== run A ==
// LSTM
module LSTM(clk, Of, En, Ci, Cip, In, Ui, Uf, Uk, Uo, Wi, Wk, Wf, Wo, Vo, Bi, Bo, Bf, Bk, PrevH, Cout, Hout);
clock: 37.1 ns
lec_check: 0
abc_area: 1
cap_margin: 20
core_margin: 2
core_utilization: 72
cts_cluster_diameter: 236
place_density: 0.81
slew_margin: 20
run.sh (not shown) runs the stock make flow with config.mk's settings and CLKGATE_MAP_FILE=.
Run A finished all stages; however, its layout fails the closing checks, the failures being negative setup slack.
Here is what was changed in the inputs of run B compared with run A.
- a change of CTS_CLUSTER_DIAMETER from 236 to 98
- an added CTS_CLUSTER_SIZE of 70
- a change of the clock period (ns, I/O delays scaled along) from 37.1 to 40.6
Notes after the runs:
Final checks on run B, whose flow otherwise completed, came back failing, citing negative setup slack.
| average wire length per cell after detail routing | run B vs run A | 0.053 um higher |
Run B ended with less core utilization than run A.
Sort run A and run B by final cell count, ascending, and run B comes first.
[compare] base=run A new=run B: transition time at the pin with the least slew margin climbed 0.20 ns, design area has decreased, wire length shrank by about 1.5%.
Summed negative setup slack over all endpoints in run B is 1.58 ns above run A.
Looking only at buffers plus inverters on the worst setup path, and setting everything else aside, the lower value of run A and run B goes to run A.
Input changes introduced in run C (baseline for comparison: run B):
- changing CORE_UTILIZATION from 72 to 65
- removing PLACE_DENSITY (formerly 0.81)
- removing CTS_CLUSTER_SIZE (formerly 70)
- removing ABC_AREA (formerly 1)
- removing CTS_CLUSTER_DIAMETER (formerly 98)
- changing the clock period (ns, I/O delays scaled along) from 40.6 to 36.7
## What came out
Run B finished all stages; however, its layout fails the closing checks, the failures being negative setup slack. No crash in run C: every stage finished, but the layout fails its final checks due to negative setup slack. The lower worst hold slack after final layout came out of run C. When run C is measured against run B, its share of the cycle needed by the critical path after routing turns out 5.6 points higher. Taking run B as the reference point, the standard cell core area of run C rises by about 0.9%. Going from run B to run C, post-route setup TNS saw a decrease; synthesized cell count saw a decrease.
Input changes introduced in run D (baseline for comparison: run C):
- putting TNS_END_PERCENT at 5 where nothing was set
- swapping 65 for 58 in CORE_UTILIZATION
### Flow results
- FAIL for each of run D and run C
- Although run D finished all stages, its layout failed final checks on negative setup slack.
- Looking at signed area change from the synthesized netlist to the final layout across run D and run C, the one that comes out lower is run C.
- Side by side, global-route usage over all layers turned out lower in run D than in run C.
- Looking at path length in cells of the critical path, run D sits 1 higher than run C does.
- In terms of proportion of cell area spent on the clock network, run D and run C differ only marginally.
> inputs changed (run D -> run E)
- a change of CORE_UTILIZATION from 58 to 68
- a deleted TNS_END_PERCENT that had been 5
- an added ABC_AREA of 1
- a change of the clock period (ns, I/O delays scaled along) from 36.7 to 34.6
Results
- The setup slack of run E is smaller than that of run D.
- The flow for run E finished, though final verification flagged negative setup slack.
- Diff run D -> run E | global-route wire length before repair | up by more than 10%
- Run E gives less number of detailed-route iterations in the first pass than run D did.
- Compared with run D, run E shows a lower worst path required time.
- Of run E and run D, run E shows the lower sequential share of layout area, with run D above it.

========
== job 5847 ==
Starting RTL as in the previous note.
Settings: LEC_CHECK=0, ABC_AREA=1, CAP_MARGIN=0, CORE_MARGIN=2, CORE_UTILIZATION=72, CTS_CLUSTER_DIAMETER=93, CTS_CLUSTER_SIZE=10, PLACE_DENSITY=0.42, SETUP_SLACK_MARGIN=1.08, SLEW_MARGIN=20; clock period 16.7 ns.
Every stage of job 5847 finished as expected; the final checks, on the other hand, flagged negative setup slack, which means the layout fails.
--- input diff job 5847..job 7980 ---
- a deleted CTS_CLUSTER_DIAMETER that had been 93
- a deleted SETUP_SLACK_MARGIN that had been 1.08
- a change of CORE_UTILIZATION from 72 to 36
- a deleted CTS_CLUSTER_SIZE that had been 10
- a deleted PLACE_DENSITY that had been 0.42
- a change of CAP_MARGIN from 0 to 20
- a deleted ABC_AREA that had been 1
- a change of the clock period (ns, I/O delays scaled along) from 16.7 to 44.2
- Job 7980 | stages: all done | timing, DRC, antenna: all pass
- Status job 5847: flow complete, layout not clean - negative setup slack
- In the flow results for job 7980 and job 5847, the global-route usage is smaller on job 7980.
- For the final hold slack, job 7980 came in 0.0094 ns higher than job 5847 did.
## Diff of input files: job 5126 against job 7980
- swapping 36 for 40 in CORE_UTILIZATION
[summary]
- Job 5126: no failed stages, no open violations at the end
- Summary of job 5126 over job 7980: count of standard-cell rows -5.3%; hold slack -0.057 ns; inserted tap cell count -67; final-layout clock-cell area share ~0 delta.
- Compared to job 7980, the router laid down less metal wire for job 5126.
- In the final reports, the cell area of job 5126 is smaller than that of job 7980.
- Die size improves in job 5126 relative to job 7980.
- The final reports for job 5126 and job 7980 show clock skew lower in the former.
- The run showing the smaller slew at the pin closest to its max-slew limit is job 5126.

========
## v47
Starting RTL as in the previous note.
make LEC_CHECK=0 ABC_AREA=0 CAP_MARGIN=20 CELL_PAD_IN_SITES_DETAIL_PLACEMENT=0 CELL_PAD_IN_SITES_GLOBAL_PLACEMENT=1 CORE_MARGIN=2 CORE_UTILIZATION=47 CTS_CLUSTER_DIAMETER=368 CTS_CLUSTER_SIZE=99 GPL_ROUTABILITY_DRIVEN=0 HOLD_SLACK_MARGIN=-0.07 MIN_ROUTING_LAYER=met1 SLEW_MARGIN=20 TNS_END_PERCENT=5 finish   # period 65.7 ns
Modified inputs, v31 compared to v47
Settings: CELL_PAD_IN_SITES_DETAIL_PLACEMENT changed from 0 to 1; HOLD_SLACK_MARGIN removed (was -0.07); MAX_ROUTING_LAYER newly set to met4; ABC_AREA changed from 0 to 1; CELL_PAD_IN_SITES_GLOBAL_PLACEMENT changed from 1 to 2; CAP_MARGIN changed from 20 to 40; CORE_MARGIN changed from 2 to 8; MIN_ROUTING_LAYER changed from met1 to met2; TNS_END_PERCENT removed (was 5); CTS_CLUSTER_SIZE changed from 99 to 70; CORE_ASPECT_RATIO newly set to 1.57; SETUP_SLACK_MARGIN newly set to 5.0; CORE_UTILIZATION changed from 47 to 25.
v31 went all the way through the flow, and no timing, DRC or antenna check failed.
Detailed-router iteration count before antenna repair, v31 and v47: smaller value in v47
The run showing the greater final cycle utilization of the critical path is v31.
Per the comparison of v31 with v47, routed wire length higher; antenna diode instance count went up 11.
The register-to-register slack in v31 sits 0.02 ns above the value recorded for v47.
Inputs modified between v31 and v45:
Settings: swapping 8 for 6 in CORE_MARGIN; swapping 25 for 51 in CORE_UTILIZATION; swapping 1 for 0 in ABC_AREA; swapping 1.57 for 1.74 in CORE_ASPECT_RATIO; putting PLACE_DENSITY at 0.5 where nothing was set; swapping 368 for 334 in CTS_CLUSTER_DIAMETER; putting HOLD_SLACK_MARGIN at -0.07 where nothing was set; swapping 20 for 5 in SLEW_MARGIN; swapping 1 for 0 in CELL_PAD_IN_SITES_DETAIL_PLACEMENT; clearing MAX_ROUTING_LAYER, which used to be met4; swapping 2 for 1 in CELL_PAD_IN_SITES_GLOBAL_PLACEMENT; putting TNS_END_PERCENT at 5 where nothing was set; clearing SETUP_SLACK_MARGIN, which used to be 5.0; swapping met2 for met1 in MIN_ROUTING_LAYER; swapping 70 for 99 in CTS_CLUSTER_SIZE.
Wire: v45 routes less than v31. Per the comparison of v45 with v31, die outline area decreased 54%, maximum frequency rose about 0.43%, synthesized netlist cell count now sits lower. Going from v31 to v45, inverter count of the layout excluding clock inverters shrinks by about 50%.
Input-level comparison between v18 and v45:
Settings: CORE_MARGIN changed from 6 to 2; ABC_AREA changed from 0 to 1; CAP_MARGIN changed from 40 to 20; GPL_ROUTABILITY_DRIVEN changed from 0 to 1; SLEW_MARGIN changed from 5 to 20; CTS_CLUSTER_DIAMETER changed from 334 to 368; PLACE_DENSITY removed (was 0.5); TNS_END_PERCENT removed (was 5); CTS_CLUSTER_SIZE changed from 99 to 70; CORE_ASPECT_RATIO removed (was 1.74); the clock period (ns, I/O delays scaled along) changed from 65.7 to 37.1.
==> comparison <==
- The lower post-detailed-placement half-perimeter wirelength of v45 and v18 is in v45.
- From v45 to v18 the numbers moved as follows: utilization increased by 1.7 points relative to the old numbers.
- When v18 is measured against v45, its adder and majority gate portion of the synthesized area turns out 4.5 points lower.
- The layout from v18, despite a flow that completed every stage, fails the layout checks, with the failing checks listed as negative setup slack.
- Looking only at combinational gate count, and setting everything else aside, the higher value of v45 and v18 goes to v18.
- v18 vs. v45: top fanout value on the critical path went down by 27.
- Comparing v45 and v18, die outline height is lower on v18.
--- input diff v18..v2 ---
Settings: CTS_CLUSTER_SIZE changed from 70 to 99; CTS_CLUSTER_DIAMETER changed from 368 to 334; GPL_ROUTABILITY_DRIVEN changed from 1 to 0; TNS_END_PERCENT newly set to 5; PLACE_DENSITY newly set to 0.5; ABC_AREA changed from 1 to 0; the clock period (ns, I/O delays scaled along) changed from 37.1 to 65.7.
### Flow results
- v2 reached the end of the flow, and the finished layout is clean on the timing, DRC and antenna checks.
- Global-route usage (lower): v2
- Number of nets in the finished design of v2 falls short of that of v18 by more than 10%.
- v18 → v2: per-instance average area after synthesis increased by 1.8 um2 relative to the old numbers; routed length on met1 decreased by 2100 um relative to the old numbers; share of the core filled with cells decreased by 2.0 points relative to the old numbers.
